==> inputs of run G <==
==> flow/design.v <==
`timescale 1ns/10ps
module circ(clk, reset, pushin, Xin, Rin, pushout, Yout);
input clk,reset,pushin;
input [23:0] Xin,Rin;
output pushout;
output [23:0] Yout;
reg [23:0] Xl,Rl;
reg V1;
reg [47:0] X2,R2,diff,Diff;
reg V2;
reg V3;
reg [24:0] res;
reg [26:0] rv;
always @(posedge(clk) or posedge(reset)) begin
  if(reset) begin
    V1<=0;
    Xl<=0;
    Rl<=0;
  end else begin
    V1<= pushin;
    Xl<= Xin;
    Rl<= Rin;
  end
end
always @(posedge(clk) or posedge(reset)) begin
  if(reset) begin
    V2 <= 0;
    X2 <= 0;
    R2 <= 0;
  end else begin
    V2 <= V1;
    X2 <= Xl*Xl;
    R2 <= Rl*Rl;
  end
end
always @(posedge(clk) or posedge(reset)) begin
 if(reset) begin
  V3 <= 0;
  Diff <= 0;
 end else begin
  V3 <= V2;
  Diff <= R2-X2;
 end
end
integer ix;
always @(*) begin
 res=0;
 rv=0;
 diff=Diff;
 for(ix=0; ix < 24; ix=ix+1) begin 
   rv = { rv[24:0], diff[47:46] };
   diff={ diff[45:0],2'b0};
   if( { 1'b0,res[23:0],2'b1 } <= rv ) begin
     rv=rv - { 1'b0,res[23:0],2'b1 };
     res = { res[23:0],1'b1 };
   end else res= { res[23:0],1'b0 };
 end
end
assign pushout=V3;
assign Yout = res[23:0];
endmodule
==> flow/run.sh <==
#!/bin/bash
# the make line also repeats each setting of config.mk as NAME=value (left out here)
make -C /OpenROAD-flow-scripts/flow DESIGN_CONFIG=/design/flow/config.mk WORK_HOME=/design/flow/orfs CLKGATE_MAP_FILE= finish
==> flow/config.mk <==
export PLATFORM = sky130hd
export DESIGN_NAME = circ
export DESIGN_NICKNAME = circ
export VERILOG_FILES = /design/flow/design.v
export SDC_FILE = /design/flow/constraint.sdc
export NUM_CORES = 4
export LEC_CHECK = 0
export CAP_MARGIN = 20
export CELL_PAD_IN_SITES_DETAIL_PLACEMENT = 0
export CORE_MARGIN = 2
export CORE_UTILIZATION = 57
export GPL_TIMING_DRIVEN = 1
export SETUP_SLACK_MARGIN = 4.36
export SLEW_MARGIN = 10
==> flow/constraint.sdc <==
create_clock -name core_clock -period 29.0 [get_ports {clk}]
set_input_delay 5.8000 -clock core_clock [delete_from_list [all_inputs] [get_ports {clk}]]
set_output_delay 5.8000 -clock core_clock [all_outputs]
set_load 0.01 [all_outputs]
==> run F: changes against run G <==
Settings changed: ABC_AREA set to 1, CELL_PAD_IN_SITES_DETAIL_PLACEMENT 0 to unset, CORE_UTILIZATION 57 to 68, CTS_CLUSTER_DIAMETER set to 237, CTS_CLUSTER_SIZE set to 92, GPL_TIMING_DRIVEN 1 to unset, SETUP_SLACK_MARGIN 4.36 to unset, SLEW_MARGIN 10 to 20.
==> flow/constraint.sdc (replaced) <==
create_clock -name core_clock -period 88.9 [get_ports {clk}]
set_input_delay 17.7800 -clock core_clock [delete_from_list [all_inputs] [get_ports {clk}]]
set_output_delay 17.7800 -clock core_clock [all_outputs]
set_load 0.01 [all_outputs]
==> comparison <==
Run F passed the timing, design-rule and antenna checks. Run G finished but failed the layout checks on setup timing. Between run G and run F, the lower die size is in run F (gap 11%, measured against run F). Of run F and run G, run F has the higher synthesized cell count (gap 29%, measured against run G). Of run F and run G, run F has the higher area after synthesis (gap about 7%, measured against run G). Between run F and run G, the lower first-iteration DRC count is in run G (gap about 100%, measured against run G). In run G the cell count is smaller than in run F, by 1.3%. In run G the cell area is higher than in run F, by about 19%.
==> figures <==
	run F	run G
Status	timing/DRC/antenna clean	complete, but fails checks
Violated checks	-	setup timing
Horizontal die size	335 um	353 um
Wire length of the first global-routing pass	448000 um	396000 um
Number of vias per cell after detailed routing	6.39	5.76
Final design area excluding fillers	0.0772 mm2	0.0918 mm2
Slew margin rel.	0.172	0.220
Met2 Track Usage GR	0.788	0.667
Most frequent cell after synthesis	sky130_fd_sc_hd__nand2_1	sky130_fd_sc_hd__inv_1
Share of the yosys chip area belonging to registers	0.0647	0.0695
Vias in the first global route	80000	73400
Post_cts resized	0	285
Instance count after placement with tap cells included	12300	11900

==> inputs of nickel <==
RTL: the design.v shown in full above, as it stands there.
==> flow/config.mk <==
export PLATFORM = sky130hd
export DESIGN_NAME = circ
export DESIGN_NICKNAME = circ
export VERILOG_FILES = /design/flow/design.v
export SDC_FILE = /design/flow/constraint.sdc
export NUM_CORES = 4
export LEC_CHECK = 0
export ABC_AREA = 1
export CAP_MARGIN = 20
export CELL_PAD_IN_SITES_DETAIL_PLACEMENT = 0
export CORE_MARGIN = 2
export CORE_UTILIZATION = 72
export CTS_CLUSTER_DIAMETER = 216
export GPL_TIMING_DRIVEN = 1
export PLACE_DENSITY = 0.64
export SETUP_SLACK_MARGIN = -2.0
export SLEW_MARGIN = 30
==> flow/constraint.sdc <==
create_clock -name core_clock -period 45.5 [get_ports {clk}]
set_input_delay 9.1000 -clock core_clock [delete_from_list [all_inputs] [get_ports {clk}]]
set_output_delay 9.1000 -clock core_clock [all_outputs]
set_load 0.01 [all_outputs]
run.sh (not shown) runs the stock make flow with config.mk's settings and CLKGATE_MAP_FILE=.
==> inputs of yarrow, as changes to nickel <==
Settings changed: ABC_AREA 1 to unset, CELL_PAD_IN_SITES_DETAIL_PLACEMENT 0 to unset, CORE_UTILIZATION 72 to 45, CTS_CLUSTER_DIAMETER 216 to unset, GPL_TIMING_DRIVEN 1 to unset, PLACE_DENSITY 0.64 to unset, SETUP_SLACK_MARGIN -2.0 to unset, SLEW_MARGIN 30 to 20.
==> flow/constraint.sdc (replaced) <==
create_clock -name core_clock -period 71.4 [get_ports {clk}]
set_input_delay 14.2800 -clock core_clock [delete_from_list [all_inputs] [get_ports {clk}]]
set_output_delay 14.2800 -clock core_clock [all_outputs]
set_load 0.01 [all_outputs]
==> results <==
quantity	nickel	yarrow
Outcome	did not finish	complete, no violations
Failing step	global routing	-
Die Span X	326 um	397 um
Number of gates given a new drive strength after cts	138	82
Cell total in the yosys stat output	10,900	8,428
Mean post-synth cell area	6.86 sq um	8.25 sq um
Max-area cell share	22.7%	24.3%
FP Rows	118	144
Unique cell type count in the Yosys netlist	74	131
Chip area	106,000 sq um	158,000 sq um
Cell Area, Placed	92,600 sq um	74,700 sq um
Starting Density	72.3%	45.2%
Post-CTS repair timing setup buffer count	28	37
Half-perimeter wire length after placement	243,000 um	185,000 um
Y dimension of the die	326 um	397 um
Share of synthesized area spent on multiplexers	0.0302%	1.48%
GP Congestion	1.14	0.995
Worst slack, placed	-2.77 ns	-2.99 ns
Area figure in the yosys stat output	74,600 sq um	69,500 sq um
Synthesized-area fraction occupied by ao, oa, aoi and oai cells	9.71%	18.8%
Syn Std Cell Area	74,600 sq um	69,500 sq um
Post-Place Cells	14,300	10,600
Synth Area in Simple Gates	27.4%	16.4%
XOR-XNOR Cells, Area Fraction	4.50%	5.95%

==> 01-07 <==
// circ: RTL as listed in full above, without the edits since
clock: 38.2 ns
lec_check: 0
abc_area: 1
cap_margin: 0
core_margin: 2
core_utilization: 72
cts_cluster_diameter: 332
max_routing_layer: met4
place_density: 0.65
slew_margin: 20
==> 08-06 (differences from 01-07) <==
- CAP_MARGIN: 0 -> 20
- CORE_UTILIZATION: 72 -> 62
- CTS_CLUSTER_DIAMETER: 332 -> not set
- MAX_ROUTING_LAYER: met4 -> not set
- PLACE_DENSITY: 0.65 -> not set
==> flow/constraint.sdc (replaced) <==
create_clock -name core_clock -period 88.9 [get_ports {clk}]
set_input_delay 17.7800 -clock core_clock [delete_from_list [all_inputs] [get_ports {clk}]]
set_output_delay 17.7800 -clock core_clock [all_outputs]
set_load 0.01 [all_outputs]
==> comparison table <==
quantity                                                                        08-06                   01-07
Outcome                                                                finished clean  stopped before the end
Failing step                                                                        -    clock tree synthesis
Placed wire-length estimate after detailed placement                        214000 um               256000 um
Fp util                                                                         0.624                   0.723
Post-synth EDFFs                                                                    0                       0
Area fraction in compound gates after synthesis                                0.0971                  0.0971
Die ar.                                                                   123000 um^2             106000 um^2
Routability congestion estimate                                                  1.10                    1.17
Vertical die size                                                              351 um                  326 um
Share of cell area taken by muxes after synthesis                            0.000302                0.000302
Die x size                                                                     351 um                  326 um
Placeable core region                                                     120000 um^2             103000 um^2
Instance count after placement with tap cells included                          12500                   14400
Mapped cell area                                                           74600 um^2              74600 um^2
Share of flip-flops with an asynchronous set or reset after synthesis            1.00                    1.00
Pre-CTS setup slack                                                          13.44 ns                -7.91 ns
Placed standard-cell area                                                  76800 um^2              95200 um^2
Number of rows in the core area                                                   127                     118
Warning count from the yosys run                                                    1                       1

==> inputs of exp/juniper <==
Starts from the design.v that is shown in full above.
==> flow/config.mk <==
export PLATFORM = sky130hd
export DESIGN_NAME = circ
export DESIGN_NICKNAME = circ
export VERILOG_FILES = /design/flow/design.v
export SDC_FILE = /design/flow/constraint.sdc
export NUM_CORES = 4
export LEC_CHECK = 0
export ABC_AREA = 1
export CAP_MARGIN = 20
export CORE_MARGIN = 2
export CORE_UTILIZATION = 60
export SLEW_MARGIN = 20
==> flow/constraint.sdc <==
create_clock -name core_clock -period 61.5 [get_ports {clk}]
set_input_delay 12.3000 -clock core_clock [delete_from_list [all_inputs] [get_ports {clk}]]
set_output_delay 12.3000 -clock core_clock [all_outputs]
set_load 0.01 [all_outputs]
==> inputs of exp/willow, as changes to exp/juniper <==
- ABC_AREA: 1 -> 0
- CELL_PAD_IN_SITES_GLOBAL_PLACEMENT: not set -> 1
- CORE_UTILIZATION: 60 -> 34
- CTS_CLUSTER_DIAMETER: not set -> 333
- CTS_CLUSTER_SIZE: not set -> 99
- PLACE_DENSITY: not set -> 0.83
- SLEW_MARGIN: 20 -> 0
==> flow/constraint.sdc (replaced) <==
create_clock -name core_clock -period 80.0 [get_ports {clk}]
set_input_delay 16.0000 -clock core_clock [delete_from_list [all_inputs] [get_ports {clk}]]
set_output_delay 16.0000 -clock core_clock [all_outputs]
set_load 0.01 [all_outputs]
==> inputs of exp/raven, as changes to exp/juniper <==
- ABC_AREA: 1 -> not set
- CORE_UTILIZATION: 60 -> 14
==> flow/constraint.sdc (replaced) <==
create_clock -name core_clock -period 124.0 [get_ports {clk}]
set_input_delay 24.8000 -clock core_clock [delete_from_list [all_inputs] [get_ports {clk}]]
set_output_delay 24.8000 -clock core_clock [all_outputs]
set_load 0.01 [all_outputs]
==> GITHUB_STEP_SUMMARY <==
## Synthesis and layout report

| Metric | Value |
|---|---|
| YS chip area | `74620 sq um` |
| Design Area, Final | `78970 sq um` |
| Multi-In Gates | `8094` |
| Post-synth area hogs | `fa_1 (23%), ha_1 (16%), nand2_1 (13%)` |
| # rows | `129` |
| Worst R2R Start | `Xl[8]` |
| Status | `complete, no violations` |
| Clock Skew | `roughly 0.029 ns` |
(the above is from exp/juniper)
==> GITHUB_STEP_SUMMARY <==
## Synthesis and layout report

| Metric | Value |
|---|---|
| Via density per instance | `5.391` |
| Multi-In Gates | `between 6000 and 7000` |
| Synth Seq Share | `0.06949` |
| Final setup viols | `0` |
| Status | `complete, no violations` |
| Design Area, Final | `roughly 76000 sq um` |
| Clock Skew | `roughly 0.016 ns` |
| Worst R2R Start | `Rl[7]` |
| Post-synth area hogs | `fa_1 (24%), ha_1 (17%), inv_1 (7.7%)` |
(the above is from exp/willow)
==> GITHUB_STEP_SUMMARY <==
## Synthesis and layout report

| Metric | Value |
|---|---|
| Yosys aoi share | `0.1876` |
| Status | `complete, no violations` |
| Multi-In Gates | `6518` |
| CP top delay family | `simple AND/OR/NAND/NOR gates` |
| Layout area overhead | `13.22%` |
| Post-synth area hogs | `fa_1 (24%), ha_1 (17%), inv_1 (7.7%)` |
| # rows | `between 200 and 300` |
| GR peak layer | `met2` |
| YS chip area | `between 60000 and 70000 sq um` |
| Cell Area, Synth | `slightly below 70000 sq um` |
(the above is from exp/raven)

==> inputs of run D <==
// circ: RTL as listed in full above, without the edits since
make LEC_CHECK=0 ABC_AREA=1 CAP_MARGIN=20 CORE_MARGIN=2 CORE_UTILIZATION=58 CTS_CLUSTER_DIAMETER=344 HOLD_SLACK_MARGIN=0.29 SLEW_MARGIN=20 finish   # period 43.5 ns
==> run M (differences from run D) <==
Settings changed: ABC_AREA 1 to unset, CELL_PAD_IN_SITES_DETAIL_PLACEMENT set to 0, CTS_CLUSTER_DIAMETER 344 to 331, CTS_CLUSTER_SIZE set to 98, GPL_TIMING_DRIVEN set to 0, HOLD_SLACK_MARGIN 0.29 to unset, SETUP_SLACK_MARGIN set to -0.87, SLEW_MARGIN 20 to 0, TNS_END_PERCENT set to 15.
==> flow/constraint.sdc (replaced) <==
create_clock -name core_clock -period 44.8 [get_ports {clk}]
set_input_delay 8.9600 -clock core_clock [delete_from_list [all_inputs] [get_ports {clk}]]
set_output_delay 8.9600 -clock core_clock [all_outputs]
set_load 0.01 [all_outputs]
==> notes <==
- In run D the wire length is larger than in run M, by 28%.
- Against run D, the utilization of run M is lower by 13 points.
- Against run D, the final cell count of run M is lower by 31%.
- In run D the setup slack is higher than in run M, by 25 ns.
- In run M the cell area is lower than in run D, by about 21%.
- Run D completed and failed the layout checks on setup timing. Run M finished but fails on setup timing.
- Clock-buffer cell count is the same in run M and run D.
- Between run D and run M, the lower global-route usage is in run M (gap 5.6 points).
- In run D the via count is higher than in run M, by 35%.

==> 12-13 <==
RTL: the design.v shown in full above, as it stands there.
export LEC_CHECK = 0
export CAP_MARGIN = 20
export CORE_MARGIN = 2
export CORE_UTILIZATION = 40
export SLEW_MARGIN = 10
export TNS_END_PERCENT = 45
create_clock -name core_clock -period 80.0 [get_ports {clk}]
==> 02-14 (differences from 12-13) <==
Settings changed: CORE_UTILIZATION 40 to 71, SLEW_MARGIN 10 to 20, TNS_END_PERCENT 45 to not set.
==> flow/constraint.sdc (replaced) <==
create_clock -name core_clock -period 50.0 [get_ports {clk}]
set_input_delay 10.0000 -clock core_clock [delete_from_list [all_inputs] [get_ports {clk}]]
set_output_delay 10.0000 -clock core_clock [all_outputs]
set_load 0.01 [all_outputs]
==> 01-03 (differences from 12-13) <==
Settings changed: CELL_PAD_IN_SITES_DETAIL_PLACEMENT set to 0, CORE_UTILIZATION 40 to 63, GPL_TIMING_DRIVEN set to 0, SETUP_SLACK_MARGIN set to 5.0, TNS_END_PERCENT 45 to not set.
==> flow/constraint.sdc (replaced) <==
create_clock -name core_clock -period 44.8 [get_ports {clk}]
set_input_delay 8.9600 -clock core_clock [delete_from_list [all_inputs] [get_ports {clk}]]
set_output_delay 8.9600 -clock core_clock [all_outputs]
set_load 0.01 [all_outputs]
==> comparison table <==
quantity	12-13	01-03	02-14
FF-to-FF setup slack	68.20 ns	31.98 ns	-
Count of cells along the worst register-to-register path	54	54	-
Worst path depth	339	382	-
Start-to-end type of the worst setup path	reg2out	reg2out	-
Kind of capture point of the worst setup path	primary output	primary output	-
Layout clock area frac	0.008034	0.007506	-
Launching element type of the critical path	flip-flop	flip-flop	-
Post-CTS setup buffers	8	376	234
Met1 Routed Length	96980 um	91580 um	-
Worst R2R End	R2[47]	R2[47]	-
Hold crit path type	reg2reg	reg2reg	-
Drt first pass iters	8	6	-
Sequential share of cell area	0.06398	0.05801	-
Chip Width	420.9 um	336.2 um	316.9 um
Result of the run	complete, no violations	finished with violations	stopped before the end
Stage where the flow stopped	-	-	global routing (5_1_grt)
Violated checks	-	negative setup slack	-
Arrival time worst endpoint	59.58 ns	61.57 ns	-
Worst flop-to-flop path startpoint	Rl[7]	Rl[3]	-
Number of inserted diodes	2	1	-
Cell mode on critical path	sky130_fd_sc_hd__a21oi_1	sky130_fd_sc_hd__buf_4	-
CP bufs+invs	45	113	-
Remaining antenna violation count	0	0	-
Slew @ Worst Pin	1.075 ns	1.156 ns	-
Setup TNS Final	0 ns	-139.28 ns	-
Setup violators final	0	10	-
